// digital_loc
module digital_loc(
    input key_a,
    input key_b,
    input key_c,
    input key_d,
    input reset,
	 input clk,
    output [6:0] postion_state,
	 output  [3:0] x,
	 output reg [1:0] Led2,
	 output  [3:0] selector,
	 output reg dot,
	 output S_CLK,
	 output LR_CLK,
	 output M_CLK,
	 output  Sin
    );
clock: 2.96 ns
lec_check: 0
abc_area: 1
cap_margin: 0
core_aspect_ratio: 0.7
core_margin: 2
core_utilization: 72
cts_cluster_diameter: 379
cts_cluster_size: 11
place_density: 0.4
setup_slack_margin: 0.7
slew_margin: 20
run.sh (not shown) runs the stock make flow with config.mk's settings and CLKGATE_MAP_FILE=.
Rerun with:
- ABC_AREA: 1 -> default
- CAP_MARGIN: 0 -> 20
- CORE_ASPECT_RATIO: 0.7 -> default
- CORE_UTILIZATION: 72 -> 40
- CTS_CLUSTER_DIAMETER: 379 -> default
- CTS_CLUSTER_SIZE: 11 -> default
- PLACE_DENSITY: 0.4 -> default
- SETUP_SLACK_MARGIN: 0.7 -> default
- clock period: 2.96 -> 5.3 ns (I/O delays scaled with it)
Worst setup slack improves by 0.88 ns.
Clock power falls by 31%.
Non-clock buffer count falls by 117.
Sequential share of layout area rises by 4.4 points.
Flip-flop count does not change.
Clock skew falls by 0.022 ns.
Power falls by 38%.
Clock-buffer cell count rises by 6.
Rerun with:
- clock period: 5.3 -> 4.9 ns (I/O delays scaled with it)
=>
- global-route usage went up by 0.14 points
- non-clock buffer count went up by 1
- final area is about the same
- clock skew went down by 0.0060 ns
- hold slack got worse by 0.058 ns
- core utilization hardly moves
- power went up by 9.9%
- die size does not change
- count of clock-buffer cells in the layout went down by 7
- final cell count barely changes
- synthesized area does not change
Rerun with:
- ABC_AREA: default -> 1
- CORE_ASPECT_RATIO: default -> 0.69
- CORE_UTILIZATION: 40 -> 72
- CTS_CLUSTER_SIZE: default -> 12
- clock period: 4.9 -> 2.97 ns (I/O delays scaled with it)
Outcome:
- first-iteration DRC count came out higher to 2.7 times its value
- setup slack is worse by 0.60 ns
- non-clock buffer count came out higher by 68
- register-to-register slack is worse by 1.4 ns
- design area came out higher by 9.2%
- clock skew stays flat
- global-route usage came out higher by 23 points

---

Setup of run A:
Starting RTL as in the previous note.
make LEC_CHECK=0 CAP_MARGIN=20 CELL_PAD_IN_SITES_GLOBAL_PLACEMENT=0 CORE_MARGIN=2 CORE_UTILIZATION=72 CTS_CLUSTER_DIAMETER=231 GPL_TIMING_DRIVEN=1 MIN_ROUTING_LAYER=met1 PLACE_DENSITY=0.38 SLEW_MARGIN=20 finish   # period 2.95 ns
Run A finished all stages; however, its layout fails the closing checks, the failures being negative setup slack.
Changes in run B relative to run A:
Settings: PLACE_DENSITY: 0.38 -> unset; SETUP_SLACK_MARGIN: unset -> -0.18; CTS_CLUSTER_DIAMETER: 231 -> 32; CORE_UTILIZATION: 72 -> 71; the clock period (ns, I/O delays scaled along): 2.95 -> 2.98.
Findings:
In run B the implementation ran to completion but is not tape-out ready, as the final checks report negative hold slack, negative setup slack.
Switching power: run B and run A compared, higher one is run B
Relative to run A, total power increased by about 27% in run B.
On via count, run A tracks run B almost exactly.
[compare] base=run A new=run B: number of detailed-route iterations in the first pass fell by 2; area growth from synthesis to layout rose by 2.0 points; die extent in x rose by 0.68%; share of total power in the clock network rose by 11 points.
[compare] base=run A new=run B: global-route usage rose by 1.4 points; post-detailed-routing wire length fell by 1.1%.
The critical path's slowest cell comes out sky130_fd_sc_hd__dfrtp_2 in one run and sky130_fd_sc_hd__mux4_2 in the other, namely in run A and run B respectively.

---

Starting RTL as in the previous note.
Design digital_loc, start of the top module:
module digital_loc(
    input key_a,
    input key_b,
    input key_c,
    input key_d,
    input reset,
	 input clk,
    output [6:0] postion_state,
	 output  [3:0] x,
	 output reg [1:0] Led2,
	 output  [3:0] selector,
	 output reg dot,
	 output S_CLK,
	 output LR_CLK,
	 output M_CLK,
	 output  Sin
    );
clock: 3.66 ns
lec_check: 0
cap_margin: 20
cell_pad_in_sites_detail_placement: 2
cell_pad_in_sites_global_placement: 1
core_aspect_ratio: 0.84
core_margin: 2
core_utilization: 40
cts_cluster_diameter: 32
gpl_timing_driven: 0
max_routing_layer: met4
min_routing_layer: met2
place_density: 0.45
slew_margin: 20
tns_end_percent: 20
The starting point completed and failed the layout checks on setup timing.
Next try:
==> flow/config.mk (replaced) <==
export PLATFORM = sky130hd
export DESIGN_NAME = digital_loc
export DESIGN_NICKNAME = digital_loc
export VERILOG_FILES = /design/flow/design.v
export SDC_FILE = /design/flow/constraint.sdc
export NUM_CORES = 4
export LEC_CHECK = 0
export CAP_MARGIN = 20
export CORE_MARGIN = 2
export CORE_UTILIZATION = 40
export SLEW_MARGIN = 20
==> flow/constraint.sdc (replaced) <==
create_clock -name core_clock -period 10.0 [get_ports {clk}]
set_input_delay 2.0000 -clock core_clock [delete_from_list [all_inputs] [get_ports {clk}]]
set_output_delay 2.0000 -clock core_clock [all_outputs]
set_load 0.01 [all_outputs]
The new run passed the timing, design-rule and antenna checks. Wire length shrinks by 35%. Synthesized area is unchanged. Design area shrinks by 10%. Total power shrinks by 76%. Clock power shrinks by 82%. Count of clock-buffer cells in the layout shrinks by 49.
Next try:
--- a/flow/config.mk
+++ b/flow/config.mk
@@ -10 +10 @@
-export CORE_UTILIZATION = 40
+export CORE_UTILIZATION = 56
==> flow/constraint.sdc (replaced) <==
create_clock -name core_clock -period 5.35 [get_ports {clk}]
set_input_delay 1.0700 -clock core_clock [delete_from_list [all_inputs] [get_ports {clk}]]
set_output_delay 1.0700 -clock core_clock [all_outputs]
set_load 0.01 [all_outputs]
=>
- wire length falls by a few percent
- final cell count falls by a few percent
- hold slack loses 0.017 ns
- area after synthesis stays the same
- die size falls by a quarter to a third
- via count falls slightly
Power figures rest on the tool's default switching activity, not on a simulated workload.
